==> 05-14: inputs <==
==> flow/design.v <==
module MAC (
  input  wire        clk    ,
  input  wire        rst    ,
  input  wire [ 7:0] a_in   ,
  input  wire [ 7:0] w_in   ,
  input  wire [23:0] sum_in ,
  output reg  [23:0] sum_out,
  output wire [ 7:0] a_out  ,
  output wire [ 7:0] w_out
);
  reg [7:0] a_reg, w_reg;
  wire [23:0] sum    ;
  wire [15:0] product;
  assign product = a_reg * w_reg;
  assign sum     = sum_in + product;
  assign a_out   = a_reg;
  assign w_out   = w_reg;
  always @(posedge clk) begin
    a_reg   <= a_in;
    w_reg   <= w_in;
    sum_out <= sum;
  end
endmodule
module Quantization (
  input  wire [23:0] data_in ,
  output wire [ 7:0] data_out
);
  assign data_out = data_in < 255 ? data_in : 255;
endmodule
module Activation (
  input  wire [7:0] data_in ,
  input  wire [7:0] thresh  ,
  output wire [7:0] data_out
);
  assign data_out = data_in < thresh ? 0 : data_in;
endmodule
module Array #(parameter N = 4) (
  input  wire       clk          ,
  input  wire       rst          ,
  input  wire       start        ,
  input  wire [8*N-1:0] a_in    ,
  input  wire [8*N-1:0] w_in    ,
  output wire [8*N-1:0] y_out   ,
  output wire       ready        ,
  output wire       done
);
  wire [ 7:0] mac_a_in   [0:N-1][0:N-1];
  wire [ 7:0] mac_w_in   [0:N-1][0:N-1];
  wire [23:0] mac_sum_in [0:N-1][0:N-1];
  wire [23:0] mac_sum_out[0:N-1][0:N-1];
  wire [ 7:0] mac_a_out  [0:N-1][0:N-1];
  wire [ 7:0] mac_w_out  [0:N-1][0:N-1];
  wire [7:0] quantization[0:N-1];
  wire [7:0] activation  [0:N-1];
  parameter IDLE         = 2'b00;
  parameter LOAD_WEIGHTS = 2'b01;
  parameter COMPUTE      = 2'b10;
  parameter DONE         = 2'b11;
  reg [ 1:0] state, next_state;
  reg [31:0] counter;
  always @(posedge clk or posedge rst) begin
    if (rst) begin
      state <= IDLE;
    end else begin
      state <= next_state;
    end
  end
  always @(*) begin
    case (state)
      IDLE : begin
        next_state <= start ? LOAD_WEIGHTS : IDLE;
      end
      LOAD_WEIGHTS : begin
        next_state <= counter == N-1 ? COMPUTE : LOAD_WEIGHTS;
      end
      COMPUTE : begin
        next_state <= counter == 4*N-1 ? DONE : COMPUTE;
      end
      DONE : begin
        next_state <= IDLE;
      end
      default : next_state <= IDLE;
    endcase
  end
  assign ready = state == IDLE;
  assign done  = state == DONE;
  always @(posedge clk or posedge rst) begin
    if (rst) begin
      counter <= 0;
    end else begin
      if (state == IDLE) begin
        counter <= 0;
      end else begin
        counter <= counter + 1;
      end
    end
  end
  generate
    for (genvar i = 0; i < N; i = i + 1) begin
      for (genvar j = 0; j < N; j = j + 1) begin
        MAC mac_i_j (
          .clk(clk),
          .rst(rst),
          .a_in(mac_a_in[i][j]),
          .w_in(mac_w_in[i][j]),
          .sum_in(mac_sum_in[i][j]),
          .sum_out(mac_sum_out[i][j]),
          .a_out(mac_a_out[i][j]),
          .w_out(mac_w_out[i][j])
        );
        if (j != N-1) begin
          assign mac_a_in[i][j+1] = mac_a_out[i][j];
        end
        if (i != N-1) begin
          assign mac_sum_in[i+1][j] = mac_sum_out[i][j];
        end
        if (i > 0)
          assign mac_w_in[i][j] = state == LOAD_WEIGHTS ? mac_w_out[i-1][j] : mac_w_out[i][j];
      end
      assign mac_sum_in[0][i] = 0;
      assign mac_a_in[i][0]   = a_in[8*i+:8];
      assign mac_w_in[0][i]   = state == LOAD_WEIGHTS ? w_in[8*i+:8] : mac_w_out[0][i];
    end
  endgenerate
  generate
    for (genvar i = 0; i < N; i = i + 1) begin
      Quantization quantization_i (
        .data_in(mac_sum_out[N-1][i]),
        .data_out(quantization[i])
      );
      Activation activation_i (
        .data_in (quantization[i]),
        .thresh  (10             ),
        .data_out(activation[i]  )
      );
      assign y_out[8*i+:8] = activation[i];
    end
  endgenerate
endmodule
module top #(parameter N = 4) (
  input  wire           clk  ,
  input  wire           rst  ,
  input  wire           start,
  input  wire [8*N-1:0] a_in ,
  input  wire [8*N-1:0] w_in ,
  output wire [8*N-1:0] y_out,
  output wire           ready,
  output wire           done
);
  Array #(.N(N)) dut (
    .clk  (clk  ),
    .rst  (rst  ),
    .start(start),
    .a_in (a_in ),
    .w_in (w_in ),
    .y_out(y_out),
    .ready(ready),
    .done (done )
  );
endmodule
==> flow/run.sh <==
#!/bin/bash
# the make line also repeats each setting of config.mk as NAME=value (left out here)
make -C /OpenROAD-flow-scripts/flow DESIGN_CONFIG=/design/flow/config.mk WORK_HOME=/design/flow/orfs CLKGATE_MAP_FILE= finish
==> flow/config.mk <==
export PLATFORM = sky130hd
export DESIGN_NAME = top
export DESIGN_NICKNAME = top
export VERILOG_FILES = /design/flow/design.v
export SDC_FILE = /design/flow/constraint.sdc
export NUM_CORES = 4
export LEC_CHECK = 0
export CAP_MARGIN = 20
export CORE_MARGIN = 2
export CORE_UTILIZATION = 61
export SETUP_SLACK_MARGIN = 1.1
export SLEW_MARGIN = 20
==> flow/constraint.sdc <==
create_clock -name core_clock -period 3.81 [get_ports {clk}]
set_input_delay 0.7620 -clock core_clock [delete_from_list [all_inputs] [get_ports {clk}]]
set_output_delay 0.7620 -clock core_clock [all_outputs]
set_load 0.01 [all_outputs]
==> inputs of 08-07, as changes to 05-14 <==
- ABC_AREA: not set -> 0
- CELL_PAD_IN_SITES_DETAIL_PLACEMENT: not set -> 2
- CORE_MARGIN: 2 -> 4
- CORE_UTILIZATION: 61 -> 25
- CTS_CLUSTER_DIAMETER: not set -> 333
- CTS_CLUSTER_SIZE: not set -> 58
- GPL_ROUTABILITY_DRIVEN: not set -> 1
- GPL_TIMING_DRIVEN: not set -> 1
- HOLD_SLACK_MARGIN: not set -> 0.21
- MAX_ROUTING_LAYER: not set -> met5
- MIN_ROUTING_LAYER: not set -> met2
- PLACE_DENSITY: not set -> 0.72
- SETUP_SLACK_MARGIN: 1.1 -> 0.59
- SLEW_MARGIN: 20 -> 35
- TNS_END_PERCENT: not set -> 15
==> flow/constraint.sdc (replaced) <==
create_clock -name core_clock -period 3.03 [get_ports {clk}]
set_input_delay 0.6060 -clock core_clock [delete_from_list [all_inputs] [get_ports {clk}]]
set_output_delay 0.6060 -clock core_clock [all_outputs]
set_load 0.01 [all_outputs]
==> inputs of 02-15, as changes to 05-14 <==
- CORE_UTILIZATION: 61 -> 72
- PLACE_DENSITY: not set -> 0.63
==> flow/constraint.sdc (replaced) <==
create_clock -name core_clock -period 4.07 [get_ports {clk}]
set_input_delay 0.8140 -clock core_clock [delete_from_list [all_inputs] [get_ports {clk}]]
set_output_delay 0.8140 -clock core_clock [all_outputs]
set_load 0.01 [all_outputs]
==> results <==
Routed vias/inst: 05-14 4.94; 02-15 5.87; 08-07 -
Worst Hold Depth: 05-14 0; 02-15 0; 08-07 -
Multi-input combinational cell count: 05-14 3,597; 02-15 3,597; 08-07 -
Measured slew at the worst slew-check pin: 05-14 1.02 ns; 02-15 1.06 ns; 08-07 -
Critical path depth: 05-14 14; 02-15 15; 08-07 -
Antenna Nets Post-Route: 05-14 0; 02-15 0; 08-07 -
Cell count of the worst reg-to-reg path: 05-14 14; 02-15 15; 08-07 -
Path type of the worst min-delay path: 05-14 reg2reg; 02-15 reg2reg; 08-07 -
Met1 Wirelength: 05-14 54.5 mm; 02-15 57.9 mm; 08-07 -
Result of the run: 05-14 complete, but fails checks; 02-15 complete, but fails checks; 08-07 did not finish
Failing step: 05-14 -; 02-15 -; 08-07 global routing (5_1_grt)
Layout check failures: 05-14 setup timing; 02-15 setup timing; 08-07 -
Reg2Reg Setup Slack: 05-14 -0.52 ns; 02-15 -0.60 ns; 08-07 -
Clock tree buffer count of the final layout: 05-14 91; 02-15 78; 08-07 -
TNS Setup: 05-14 -31.31 ns; 02-15 -19.44 ns; 08-07 -
Post-route worst hold slack: 05-14 0.452 ns; 02-15 0.418 ns; 08-07 -
Largest clock skew in the final design: 05-14 0.0257 ns; 02-15 0.0475 ns; 08-07 -
Final design utilization: 05-14 80.8%; 02-15 92.1%; 08-07 -
R2R Path Start: 05-14 dut.genblk1[3].genblk1[2].mac_i_j.w_reg[6]$_DFFE_PP_; 02-15 dut.genblk1[2].genblk1[2].mac_i_j.w_reg[3]$_DFFE_PP_; 08-07 -
Number of instances in the placed design: 05-14 7,527; 02-15 7,078; 08-07 9,293
Internal power: 05-14 36.9 mW; 02-15 32.8 mW; 08-07 -
Relative contribution of sequential cells to total power: 05-14 13.9%; 02-15 13.7%; 08-07 -
Setup Buffers After CTS: 05-14 160; 02-15 143; 08-07 218
Power is estimated from default activity; no workload was simulated.
